## connect_four
module connect_four(
    input clock,
    input reset,                        
    input rbtn, lbtn, mbtn, bbtn,
    output logic [7:0] row, greenColumn, blueColumn  
    );
Size in the first run: about 250 flip-flops, roughly 30 I/O pins, roughly 0.013 mm² of cells after synthesis.
Settings: LEC_CHECK=0, ABC_AREA=1, CAP_MARGIN=5, CELL_PAD_IN_SITES_DETAIL_PLACEMENT=2, CORE_MARGIN=2, CORE_UTILIZATION=60, CTS_CLUSTER_SIZE=46, GPL_ROUTABILITY_DRIVEN=0, GPL_TIMING_DRIVEN=0, MAX_ROUTING_LAYER=met5, MIN_ROUTING_LAYER=met1, PLACE_DENSITY=0.6, SLEW_MARGIN=0, TNS_END_PERCENT=85; clock period 4.72 ns.
run.sh (not shown) runs the stock make flow with config.mk's settings and CLKGATE_MAP_FILE=.
The baseline did not get past 3_5_place_dp.
Then changed:
Settings changed: CAP_MARGIN 5 to 20, CELL_PAD_IN_SITES_DETAIL_PLACEMENT 2 to not set, CORE_UTILIZATION 60 to 72, CTS_CLUSTER_SIZE 46 to not set, GPL_ROUTABILITY_DRIVEN 0 to not set, GPL_TIMING_DRIVEN 0 to not set, MAX_ROUTING_LAYER met5 to not set, MIN_ROUTING_LAYER met1 to not set, SETUP_SLACK_MARGIN set to 0.16, SLEW_MARGIN 0 to 20, TNS_END_PERCENT 85 to not set.
Clock period 4.72 ns to 3.03 ns, I/O delays scaled along.
=> The new run completed with no timing, DRC or antenna violations; synthesized area stays the same; die size falls by 16%; synthesized cell count stays the same.
Then changed:
Settings changed: ABC_AREA 1 to not set, CELL_PAD_IN_SITES_DETAIL_PLACEMENT set to 0, CELL_PAD_IN_SITES_GLOBAL_PLACEMENT set to 0, CORE_ASPECT_RATIO set to 0.55, GPL_TIMING_DRIVEN set to 1, PLACE_DENSITY 0.6 to not set, PLACE_DENSITY_LB_ADDON set to 0.08, SETUP_SLACK_MARGIN 0.16 to not set, TNS_END_PERCENT set to 40.
With this change the flow ran to the end with violations: negative setup slack.
Maximum frequency is lower by 2.7%.
Wire length is lower by about 7%.
Worst setup slack is worse by 0.082 ns.
Then changed:
Settings changed: CELL_PAD_IN_SITES_DETAIL_PLACEMENT 0 to not set, CELL_PAD_IN_SITES_GLOBAL_PLACEMENT 0 to not set, CORE_ASPECT_RATIO 0.55 to not set, CORE_UTILIZATION 72 to 40, GPL_TIMING_DRIVEN 1 to not set, PLACE_DENSITY set to 0.6, PLACE_DENSITY_LB_ADDON 0.08 to not set, TNS_END_PERCENT 40 to not set.
Clock period 3.03 ns to 4.94 ns, I/O delays scaled along.
Outcome: The changed run ran to the end with no violations. Clock skew climbs by 0.0063 ns. Sequential power drops by well over a third. Register-to-register slack improves by 0.78 ns. Cell count climbs by a few percent. Worst setup slack improves by 0.78 ns.
Then changed:
Settings changed: ABC_AREA set to 1, CORE_UTILIZATION 40 to 70, CTS_CLUSTER_SIZE set to 22.
Clock period 4.94 ns to 2.85 ns, I/O delays scaled along.
Outcome: This time the run completed and failed the layout checks on negative setup slack; maximum frequency rose by 46%; via count rose by 33%; power rose by 76%; first-iteration DRC count rose by 47%; worst setup slack is worse by 0.77 ns; routed wire length rose by 19%; non-clock buffer count rose by 42.

---

The RTL this note starts from:
==> flow/design.v <==
`timescale 1ns / 1ps
module debounce_one_shot(
    input CLK,
    input EN,
    input RST,
    input BTN,
    output logic DB_BTN
    );
    localparam logic [7:0] c_LOW_GOING_HIGH_CLOCKS = 8'h19;  
    localparam logic [7:0] c_HIGH_GOING_LOW_CLOCKS = 8'h33;  
    localparam logic [7:0] c_ONE_SHOT_CLOCKS       = 8'h01;  
    typedef enum { ST_init, ST_BTN_low, ST_BTN_low_to_high, ST_BTN_high, ST_BTN_high_to_low, ST_one_shot} STATES;
    STATES NS, PS;
    logic [7:0] s_db_count;
    logic s_count_rst, s_count_inc;
    always_ff @(posedge CLK) begin
        if (RST == 1'b1)
            s_db_count <= 8'h00;
        else if (EN == 1'b1) begin
            if (s_count_rst == 1'b1)
                s_db_count <= 8'h00;
            else if (s_count_inc == 1'b1)
                s_db_count <= s_db_count + 1;
        end
    end
    always_ff @(posedge CLK) begin
       if (RST == 1'b1)
           PS <= ST_init;
       else if (EN == 1'b1)
           PS <= NS; 
    end
    always_comb begin
        NS = ST_init;
        DB_BTN = 1'b0;
        s_count_rst = 1'b0;
        s_count_inc = 1'b0;
        case (PS)
            ST_init: begin           
                NS = ST_BTN_low;
                DB_BTN = 1'b0;
                s_count_rst = 1'b1;
            end
            ST_BTN_low: begin    
                if (BTN == 1'b1) begin        
                    NS = ST_BTN_low_to_high;  
                    s_count_inc = 1'b1;        
                end
                else begin
                    NS = ST_BTN_low;         
                    s_count_rst = 1'b1;
                end
            end
            ST_BTN_low_to_high: begin    
                if (BTN == 1'b1) begin   
                    if (s_db_count == c_LOW_GOING_HIGH_CLOCKS) begin 
                        NS = ST_BTN_high;
                        s_count_rst = 1'b1;
                    end
                    else begin           
                        NS = ST_BTN_low_to_high;
                        s_count_inc = 1'b1;
                    end
                end
                else begin               
                    NS = ST_BTN_low;
                    s_count_rst = 1'b1;
                end
            end
            ST_BTN_high: begin           
                if (BTN == 1'b1) begin 
                    NS = ST_BTN_high;
                    s_count_rst = 1'b1;
                end
                else begin               
                    NS = ST_BTN_high_to_low;
                    s_count_inc = 1'b1;
                end
            end
            ST_BTN_high_to_low: begin
                if (BTN == 1'b0) begin   
                    if (s_db_count == c_HIGH_GOING_LOW_CLOCKS) begin 
                        NS = ST_one_shot;
                        s_count_rst = 1'b1;
                    end
                    else begin           
                        NS = ST_BTN_high_to_low;
                        s_count_inc = 1'b1;
                    end
                end
                else begin               
                    NS = ST_BTN_high;
                    s_count_rst = 1'b1;
                end 
            end
            ST_one_shot: begin   
                if (s_db_count == c_ONE_SHOT_CLOCKS) begin  
                    NS = ST_init;
                    s_count_rst = 1'b1;
                    DB_BTN = 1'b0;
                end
                else begin               
                    NS = ST_one_shot;
                    s_count_inc = 1'b1;
                    DB_BTN = 1'b1;
                end
            end
            default: begin               
                NS = ST_init;
                s_count_rst = 1'b1;
                s_count_inc = 1'b0;
                DB_BTN = 1'b0;
            end
        endcase
    end
endmodule
`timescale 1ns / 1ps
module position_mover(   
    input RBTN,  
    input LBTN,  
    input clock,
    input en,
    input reset,
    input rst,
    output [2:0] columnPosition
    );
    logic [2:0] position;
    always_ff @(posedge clock) begin
        if (reset)
            position <= 3'b011;
        else if (!en)
            position <= position;
        else if (rst)
            position <= 3'b011;
        else begin
            if(RBTN && !LBTN && position < 6)        
                position <= position + 1;
            else if (LBTN && !RBTN && position > 0)  
                position <= position - 1;
        end
    end   
    assign columnPosition = position;  
endmodule
`timescale 1ns / 1ps
module game_state(
    input clock,
    input en,                                
    input reset,                             
    input rst,                               
    input select,                            
    input [2:0] columnPosition,
    output logic [7:0][7:0] green_grid,        
    output logic [7:0][7:0] blue_grid        
    );
    reg turn;     
    always_ff @ (posedge clock) begin 
        if (reset)
            turn <= 0;
        else if (!en)
            turn <= turn;
        else if (rst)                                 
            turn <= 0;
        else begin
            if (select)                          
                turn <= ~turn;
        end
    end
    reg [7:0] topRow;
    always_comb begin
        case (columnPosition)
            3'b000: topRow = 8'b01111111;                
            3'b001: topRow = 8'b10111111;                
            3'b010: topRow = 8'b11011111;
            3'b011: topRow = 8'b11101111;
            3'b100: topRow = 8'b11110111;
            3'b101: topRow = 8'b11111011;
            3'b110: topRow = 8'b11111101;
            default: topRow = 8'b11111111;
        endcase;
    end
    reg [6:0][2:0] columnCount;                  
    always_ff @ (posedge clock) begin
        if (reset) begin
            for(int i = 0; i < 7; i ++) begin 
                columnCount[i] <= 3'b000; 
            end
        end
        else if (!en) begin
        end
        else if (rst) begin                                 
            for(int i = 0; i < 7; i ++) begin 
                columnCount[i] <= 3'b000; 
            end
        end    
        else begin
            if(select && columnCount[columnPosition] < 5)   
                columnCount[columnPosition] <= columnCount[columnPosition] + 1;
        end
    end
    always_ff @ (posedge clock) begin
      if (reset) begin
        for(int i = 0; i < 8; i++) begin
            green_grid[i] <= 8'b11111111;
            blue_grid[i] <= 8'b11111111;
        end
      end
      else if (en) begin
        case (turn)
            (1'b0): begin 
                    green_grid[0] <= topRow;
                    blue_grid[0] <= 8'b11111111;
             end
            (1'b1): begin
                blue_grid[0] <= topRow;
                green_grid[0] <= 8'b11111111;
             end
        endcase
        if (rst) begin                           
            for(int i = 1; i < 8; i++) begin
                green_grid[i] <= 8'b11111111;
                blue_grid[i] <= 8'b11111111;
            end
        end 
        else begin
            if (select) begin                    
                case (turn)
                    (1'b0):  green_grid[7 - columnCount[columnPosition]][7 - columnPosition] <= 1'b0; 
                    (1'b1): blue_grid[7 - columnCount[columnPosition]][7 - columnPosition] <= 1'b0;
                endcase
            end
        end
      end
    end
endmodule
`timescale 1ns / 1ps
module matrix_driver(
    input clock,  
    input en,
    input reset,
    input [7:0][7:0] green_grid, blue_grid,        
    output logic [7:0] green_driver, blue_driver, row_driver    
    );
    logic [2:0] count;                           
    always_ff @ (posedge clock) begin
        if (reset)
            count <= 3'b000;
        else if (en)
            count <= count + 3'b001;
    end
    always @ (*)  begin                           
        case (count)                             
            3'b000: row_driver = 8'b00000001;        
            3'b001: row_driver = 8'b00000010;       
            3'b010: row_driver = 8'b00000100;
            3'b011: row_driver = 8'b00001000;
            3'b100: row_driver = 8'b00010000;
            3'b101: row_driver = 8'b00100000;
            3'b110: row_driver = 8'b01000000;
            3'b111: row_driver = 8'b10000000;
            default: row_driver = 8'b00000000;
        endcase
    end
    assign green_driver = green_grid[count];         
    assign blue_driver = blue_grid[count];
endmodule
`timescale 1ns / 1ps
module connect_four(
    input clock,
    input reset,                        
    input rbtn, lbtn, mbtn, bbtn,
    output logic [7:0] row, greenColumn, blueColumn  
    );
    logic inter_clock, db_mbtn, db_bbtn, db_lbtn, db_rbtn;
    logic [7:0][7:0] blue_gridTest, green_gridTest;
    logic [2:0] position;
    logic [7:0] topRow;
    clk_div MYCLOCK (
        .clk(clock),
        .reset(reset),
        .sclk(inter_clock)
    );   
    debounce_one_shot debouncer1 (
        .CLK(clock),
        .EN(inter_clock),
        .RST(reset),
        .BTN(mbtn),
        .DB_BTN(db_mbtn)
    );
    debounce_one_shot debouncer2 (
        .CLK(clock),
        .EN(inter_clock),
        .RST(reset),
        .BTN(bbtn),
        .DB_BTN(db_bbtn)
    );
    debounce_one_shot debouncer3 (   
        .CLK(clock),
        .EN(inter_clock),
        .RST(reset),
        .BTN(rbtn),
        .DB_BTN(db_rbtn)
    );
    debounce_one_shot debouncer4 (   
        .CLK(clock),
        .EN(inter_clock),
        .RST(reset),
        .BTN(lbtn),
        .DB_BTN(db_lbtn)
    );
    position_mover mover(
        .RBTN(db_rbtn),
        .LBTN(db_lbtn),
        .rst(db_bbtn),
        .clock(clock),
        .en(inter_clock),
        .reset(reset),
        .columnPosition(position)
    );
    game_state game(
        .clock(clock),
        .en(inter_clock),
        .reset(reset),
        .rst(db_bbtn),
        .select(db_mbtn),
        .columnPosition(position),
        .green_grid(green_gridTest),
        .blue_grid(blue_gridTest)
    );
    matrix_driver driver (
        .clock(clock),
        .en(inter_clock),
        .reset(reset),
        .blue_grid(blue_gridTest),
        .green_grid(green_gridTest),
        .green_driver(greenColumn),
        .blue_driver(blueColumn),
        .row_driver(row)
    );
endmodule
module clk_div (
    input clk,
    input reset,
    output sclk
    );
  localparam integer MAX_COUNT = 60; 
  integer div_cnt;
  reg tmp_clk; 
   always @ (posedge clk)              
   begin
         if (reset)
         begin
            tmp_clk <= 0;
            div_cnt <= 0;
         end else if (div_cnt == MAX_COUNT) 
         begin
            tmp_clk <= ~tmp_clk; 
            div_cnt <= 0;
         end else
            div_cnt <= div_cnt + 1;  
   end 
   assign sclk = (div_cnt == MAX_COUNT) && !tmp_clk; 
endmodule
==> flow/config.mk <==
export PLATFORM = sky130hd
export DESIGN_NAME = connect_four
export DESIGN_NICKNAME = connect_four
export VERILOG_FILES = /design/flow/design.v
export SDC_FILE = /design/flow/constraint.sdc
export NUM_CORES = 4
export LEC_CHECK = 0
export ABC_AREA = 1
export CAP_MARGIN = 20
export CORE_MARGIN = 2
export CORE_UTILIZATION = 72
export CTS_CLUSTER_DIAMETER = 97
export CTS_CLUSTER_SIZE = 35
export PLACE_DENSITY_LB_ADDON = 0.15
export SETUP_SLACK_MARGIN = 0.85
export SLEW_MARGIN = 20
==> flow/constraint.sdc <==
create_clock -name core_clock -period 2.96 [get_ports {clock}]
set_input_delay 0.5920 -clock core_clock [delete_from_list [all_inputs] [get_ports {clock}]]
set_output_delay 0.5920 -clock core_clock [all_outputs]
set_load 0.01 [all_outputs]
The starting point died in global routing (5_1_grt) on GRT-0232.
Rerun with:
--- a/flow/config.mk
+++ b/flow/config.mk
@@ -8 +8 @@
-export ABC_AREA = 1
+export ABC_AREA = 0
@@ -12,4 +12,2 @@
-export CTS_CLUSTER_DIAMETER = 97
-export CTS_CLUSTER_SIZE = 35
-export PLACE_DENSITY_LB_ADDON = 0.15
-export SETUP_SLACK_MARGIN = 0.85
+export CTS_CLUSTER_SIZE = 22
+export PLACE_DENSITY = 0.65
==> flow/constraint.sdc (replaced) <==
create_clock -name core_clock -period 2.85 [get_ports {clock}]
set_input_delay 0.5700 -clock core_clock [delete_from_list [all_inputs] [get_ports {clock}]]
set_output_delay 0.5700 -clock core_clock [all_outputs]
set_load 0.01 [all_outputs]
The new run finished with negative setup slack left; synthesized area is lower by about 9%; die size is lower by about 8%; synthesized cell count is lower by about 30%.
Rerun with:
--- a/flow/config.mk
+++ b/flow/config.mk
@@ -8 +8 @@
-export ABC_AREA = 0
+export ABC_AREA = 1
@@ -12,2 +12 @@
-export CTS_CLUSTER_SIZE = 22
-export PLACE_DENSITY = 0.65
+export SETUP_SLACK_MARGIN = 0.1
==> flow/constraint.sdc (replaced) <==
create_clock -name core_clock -period 2.96 [get_ports {clock}]
set_input_delay 0.5920 -clock core_clock [delete_from_list [all_inputs] [get_ports {clock}]]
set_output_delay 0.5920 -clock core_clock [all_outputs]
set_load 0.01 [all_outputs]
=> The new run passed the timing, DRC and antenna checks. Routed wire length went down by 4.0%. Non-clock buffer count went down by 70. Sequential cell count stays the same. Total power stays flat. First-iteration DRC count went up by 15%. Sequential share of layout area went down by 0.89 points.
Rerun with:
--- a/flow/config.mk
+++ b/flow/config.mk
@@ -8 +7,0 @@
-export ABC_AREA = 1
@@ -12 +11,3 @@
-export SETUP_SLACK_MARGIN = 0.1
+export CTS_CLUSTER_SIZE = 42
+export PLACE_DENSITY_LB_ADDON = 0.01
+export SETUP_SLACK_MARGIN = 2.29
==> flow/constraint.sdc (replaced) <==
create_clock -name core_clock -period 8.0 [get_ports {clock}]
set_input_delay 1.6000 -clock core_clock [delete_from_list [all_inputs] [get_ports {clock}]]
set_output_delay 1.6000 -clock core_clock [all_outputs]
set_load 0.01 [all_outputs]
After rerunning: Synthesized area fell by 8.7%; hold slack gains 0.020 ns; utilization falls by 2.6 points; worst setup slack improved by 3.2 ns; routed wire length decreases by 19%; final area goes down by 11%; cell count falls by 29%.
Power figures rest on the tool's default switching activity, not on a simulated workload.
